pepper:
// algorithm_top
module algorithm_top (
  input  logic                 clk,
  input  logic                 rst_n,
  input  logic                 s_valid,
  output logic                 s_ready,
  input  params_pkg::in_t      s_data,
  output logic                 m_valid,
  input  logic                 m_ready,
  output params_pkg::out_t     m_data
);
For scale: about 34 I/O pins, about 0.077 mm² of cells after synthesis.
==> flow/config.mk <==
export PLATFORM = sky130hd
export DESIGN_NAME = algorithm_top
export DESIGN_NICKNAME = algorithm_top
export VERILOG_FILES = /design/flow/design.v
export SDC_FILE = /design/flow/constraint.sdc
export NUM_CORES = 4
export LEC_CHECK = 0
export CAP_MARGIN = 10
export CELL_PAD_IN_SITES_DETAIL_PLACEMENT = 2
export CORE_ASPECT_RATIO = 1.38
export CORE_MARGIN = 2
export CORE_UTILIZATION = 33
export CTS_CLUSTER_DIAMETER = 397
export GPL_ROUTABILITY_DRIVEN = 0
export MAX_ROUTING_LAYER = met4
export PLACE_DENSITY_LB_ADDON = 0.11
export SETUP_SLACK_MARGIN = -0.03
export SLEW_MARGIN = 15
export TNS_END_PERCENT = 40
==> flow/constraint.sdc <==
create_clock -name core_clock -period 7.65 [get_ports {clk}]
set_input_delay 1.5300 -clock core_clock [delete_from_list [all_inputs] [get_ports {clk}]]
set_output_delay 1.5300 -clock core_clock [all_outputs]
set_load 0.01 [all_outputs]
run.sh (not shown) runs the stock make flow with config.mk's settings and CLKGATE_MAP_FILE=.
pepper was carried through to the last stage, and its layout satisfied the timing, DRC and antenna checks.
> inputs changed (pepper -> harbor)
Settings: CELL_PAD_IN_SITES_DETAIL_PLACEMENT: 2 -> unset; CORE_ASPECT_RATIO: 1.38 -> unset; CAP_MARGIN: 10 -> 20; MAX_ROUTING_LAYER: met4 -> unset; TNS_END_PERCENT: 40 -> unset; CTS_CLUSTER_DIAMETER: 397 -> unset; GPL_ROUTABILITY_DRIVEN: 0 -> unset; SETUP_SLACK_MARGIN: -0.03 -> unset; CORE_UTILIZATION: 33 -> 18; PLACE_DENSITY_LB_ADDON: 0.11 -> unset; SLEW_MARGIN: 15 -> 20; the clock period (ns, I/O delays scaled along): 7.65 -> 7.72.
==> results <==
- Relative to pepper, final critical path time including I/O delays and setup decreased by 110 ps in harbor.
- On total routing resource utilization after global routing: between harbor and pepper, it ends up lower for harbor.
- Re post-cts repair resize count: no difference whatsoever between harbor and pepper.
- Clock latency on the worst-skew pair on harbor is down relative to pepper.
- Changes observed in harbor relative to pepper: via count moved down.

## job 101
The RTL this note starts from:
==> flow/design.v <==
package params_pkg;
  parameter int COEFF_WIDTH    = 16;  
  parameter int DATA_WIDTH     = 12;  
  parameter int OUTPUT_WIDTH   = 16;  
  parameter int PIPELINE_DEPTH = 5;   
  parameter int NUM_TAPS       = 16;  
  parameter int INPUT_FRAC     = 11;  
  parameter int COEFF_FRAC     = 14;  
  parameter int OUTPUT_FRAC    = 14;  
  parameter int ACC_WIDTH      = 32;  
  localparam int PROD_WIDTH = DATA_WIDTH + COEFF_WIDTH;  
  localparam int SHIFT_RIGHT = (INPUT_FRAC + COEFF_FRAC) - OUTPUT_FRAC;  
  typedef logic signed [DATA_WIDTH-1:0]    in_t;
  typedef logic signed [COEFF_WIDTH-1:0]  coeff_t;
  typedef logic signed [PROD_WIDTH-1:0]   prod_t;
  typedef logic signed [ACC_WIDTH-1:0]    acc_t;
  typedef logic signed [OUTPUT_WIDTH-1:0] out_t;
  localparam logic [NUM_TAPS*COEFF_WIDTH-1:0] COEFF_ROM = {
    -16'sd28,
    -16'sd1014,
    -16'sd1589,
    -16'sd1638,
    -16'sd1153,
    -16'sd261,
    16'sd790,
    16'sd1710,
    16'sd2177,
    16'sd2110,
    16'sd1594,
    16'sd845,
    16'sd184,
    -16'sd179,
    -16'sd226,
    -16'sd116
  };
endpackage
import params_pkg::*;
module algorithm_core (
  input  logic                 clk,
  input  logic                 rst_n,
  input  logic                 s_valid,
  output logic                 s_ready,
  input  params_pkg::in_t      s_data,
  output logic                 m_valid,
  input  logic                 m_ready,
  output params_pkg::out_t     m_data
);
  assign s_ready = 1'b1;
  logic signed [DATA_WIDTH-1:0] samples [0:NUM_TAPS-1];
  logic valid_pipe [0:PIPELINE_DEPTH];
  logic signed [PROD_WIDTH-1:0] prods_comb [0:NUM_TAPS-1];
  params_pkg::acc_t prod_ext_comb [0:NUM_TAPS-1];
  params_pkg::acc_t stage_prod_reg   [0:NUM_TAPS-1];  
  params_pkg::acc_t stage_sum8_reg   [0:8-1];        
  params_pkg::acc_t stage_sum4_reg   [0:4-1];        
  params_pkg::acc_t stage_sum2_reg   [0:2-1];        
  params_pkg::acc_t stage_final_reg;                 
  genvar i;
  generate
    for (i = 0; i < NUM_TAPS; i++) begin : PROD_COMB
      always_comb begin
        prods_comb[i] = $signed(samples[i]) * $signed(COEFF_ROM[i*COEFF_WIDTH +: COEFF_WIDTH]);
        prod_ext_comb[i] = $signed({{(ACC_WIDTH-PROD_WIDTH){prods_comb[i][PROD_WIDTH-1]}}, prods_comb[i]});
      end
    end
  endgenerate
  integer idx;
  always_ff @(posedge clk or negedge rst_n) begin
    if (!rst_n) begin
      for (idx = 0; idx < NUM_TAPS; idx = idx + 1) begin
        samples[idx] <= '0;
      end
      for (idx = 0; idx <= PIPELINE_DEPTH; idx = idx + 1) begin
        valid_pipe[idx] <= 1'b0;
      end
      for (idx = 0; idx < NUM_TAPS; idx = idx + 1) begin
        stage_prod_reg[idx] <= '0;
      end
      for (idx = 0; idx < 8; idx = idx + 1) begin
        stage_sum8_reg[idx] <= '0;
      end
      for (idx = 0; idx < 4; idx = idx + 1) begin
        stage_sum4_reg[idx] <= '0;
      end
      for (idx = 0; idx < 2; idx = idx + 1) begin
        stage_sum2_reg[idx] <= '0;
      end
      stage_final_reg <= '0;
    end else begin
      if (s_valid && s_ready) begin
        for (idx = NUM_TAPS-1; idx >= 1; idx = idx - 1) begin
          samples[idx] <= samples[idx-1];
        end
        samples[0] <= s_data;
      end
      valid_pipe[0] <= s_valid & s_ready;
      for (idx = 0; idx < PIPELINE_DEPTH; idx = idx + 1) begin
        valid_pipe[idx+1] <= valid_pipe[idx];
      end
      for (idx = 0; idx < NUM_TAPS; idx = idx + 1) begin
        stage_prod_reg[idx] <= prod_ext_comb[idx];
      end
      for (idx = 0; idx < 8; idx = idx + 1) begin
        stage_sum8_reg[idx] <= stage_prod_reg[2*idx] + stage_prod_reg[2*idx + 1];
      end
      for (idx = 0; idx < 4; idx = idx + 1) begin
        stage_sum4_reg[idx] <= stage_sum8_reg[2*idx] + stage_sum8_reg[2*idx + 1];
      end
      for (idx = 0; idx < 2; idx = idx + 1) begin
        stage_sum2_reg[idx] <= stage_sum4_reg[2*idx] + stage_sum4_reg[2*idx + 1];
      end
      stage_final_reg <= stage_sum2_reg[0] + stage_sum2_reg[1];
    end
  end
  logic signed [ACC_WIDTH-1:0] shifted_acc;
  always_comb begin
    if (SHIFT_RIGHT >= 0)
      shifted_acc = $signed(stage_final_reg) >>> SHIFT_RIGHT;
    else
      shifted_acc = $signed(stage_final_reg) <<< (-SHIFT_RIGHT);
  end
  assign m_data  = params_pkg::out_t'(shifted_acc[OUTPUT_WIDTH-1:0]);
  assign m_valid = valid_pipe[PIPELINE_DEPTH];
endmodule
import params_pkg::*;
module algorithm_top (
  input  logic                 clk,
  input  logic                 rst_n,
  input  logic                 s_valid,
  output logic                 s_ready,
  input  params_pkg::in_t      s_data,
  output logic                 m_valid,
  input  logic                 m_ready,
  output params_pkg::out_t     m_data
);
  algorithm_core u_core (
    .clk      (clk),
    .rst_n    (rst_n),
    .s_valid  (s_valid),
    .s_ready  (s_ready),
    .s_data   (s_data),
    .m_valid  (m_valid),
    .m_ready  (m_ready),
    .m_data   (m_data)
  );
endmodule
make LEC_CHECK=0 CAP_MARGIN=20 CORE_MARGIN=2 CORE_UTILIZATION=72 PLACE_DENSITY=0.64 SLEW_MARGIN=20 finish   # period 4.88 ns
Ran to the end and failed final checks on negative setup slack: job 101.
Setup changes, job 101 to job 102
Settings: PLACE_DENSITY: 0.64 -> unset; CORE_UTILIZATION: 72 -> 30; the clock period (ns, I/O delays scaled along): 4.88 -> 5.56.
[summary]
- Job 101 → job 102: placer's final routability congestion estimate fell by 1.5%, placed standard-cell area went up 1000 um^2.
- Job 102: flow completed, timing, DRC and antenna clean
- Compared with job 101, job 102 shows a higher setup slack.
- [compare] base=job 101 new=job 102: design area did not really move, worst slew margin relative to its limit went down.
- On inverter count, job 102 and job 101 are basically level.
- Max number of rows created at floorplan across job 102 and job 101: job 102
Modified inputs, job 103 compared to job 102
Settings: putting SETUP_SLACK_MARGIN at 1.15 where nothing was set; putting CTS_CLUSTER_DIAMETER at 53 where nothing was set; swapping 30 for 72 in CORE_UTILIZATION; swapping 5.56 for 4.64 in the clock period (ns, I/O delays scaled along).
==> results <==
Of job 103 and job 102, only job 103 fails to finish with a clean layout. Completing all stages was not enough for job 103: its layout failed the final checks because of negative setup slack. Of job 103 and job 102, the higher met1 routed wirelength after detailed routing belongs to job 103. Time the worst path needs with I/O delays and setup, job 103 and job 102: higher on job 102. Job 103: top fanout value on the critical path is 3 lower than what job 102 reported. Count of clock-buffer cells in the layout came out higher on job 103 than on job 102. Die size: job 103 < job 102. When the final numbers for job 103 and job 102 were put side by side, the setup clock skew after layout turned out to be greater in job 102. Across both runs, share of cell area taken by flip-flops and latches was lower for job 103 than for job 102. Final area: job 103 worse than job 102.
The inputs of job 104 differ from those of job 103 as listed below.
Settings: swapping 1.15 for 0.14 in SETUP_SLACK_MARGIN; putting PLACE_DENSITY_LB_ADDON at 0.0 where nothing was set; swapping 20 for 40 in CAP_MARGIN; putting CTS_CLUSTER_SIZE at 26 where nothing was set; swapping 53 for 320 in CTS_CLUSTER_DIAMETER; swapping 4.64 for 1.57 in the clock period (ns, I/O delays scaled along).
Results
Pre-CTS worst setup slack delta (job 104 − job 103): unfavourable
FAIL for each of job 103 and job 104
Completing all stages was not enough for job 103: its layout failed the final checks because of negative setup slack.
From job 103 to job 104, netlist area before placement did not move at all.
Taking job 103 as the reference, in job 104 floorplan die area held steady; final weighted congestion in routability-driven placement flat; synthesized-area fraction occupied by xor and xnor cells held.
Cell total after placement: job 104 > job 103
Higher H-tree level count was reported by job 103, not job 104.
Post-CTS resize count (job 104 vs. job 103) increases by more than half
Between job 103 and job 104, number of buffers inserted by post-CTS setup repair is lower for job 103, job 104 comes in above that.
Job 104 vs. job 103: total placed instance area went up by about 20%.
Reported for job 103 and job 104, sequential element share of the synthesized area turned out identical to the last digit.
Inputs modified between job 104 and job 105:
Settings: SETUP_SLACK_MARGIN no longer set, was 0.14; CTS_CLUSTER_SIZE no longer set, was 26; CAP_MARGIN now 20, was 40; CTS_CLUSTER_DIAMETER no longer set, was 320; PLACE_DENSITY_LB_ADDON no longer set, was 0.0; CORE_UTILIZATION now 40, was 72; the clock period (ns, I/O delays scaled along) now 6.0, was 1.57.
==> results <==
Compared with job 104, job 105 shows a higher die area.
In the reports for job 104 and job 105, the smaller number of buffers added to fix hold violations after cts belongs to job 105.
Taking job 104 as the reference point, the horizontal die size of job 105 rises by 34%.
Job 105: done, clean on timing, DRC and antenna
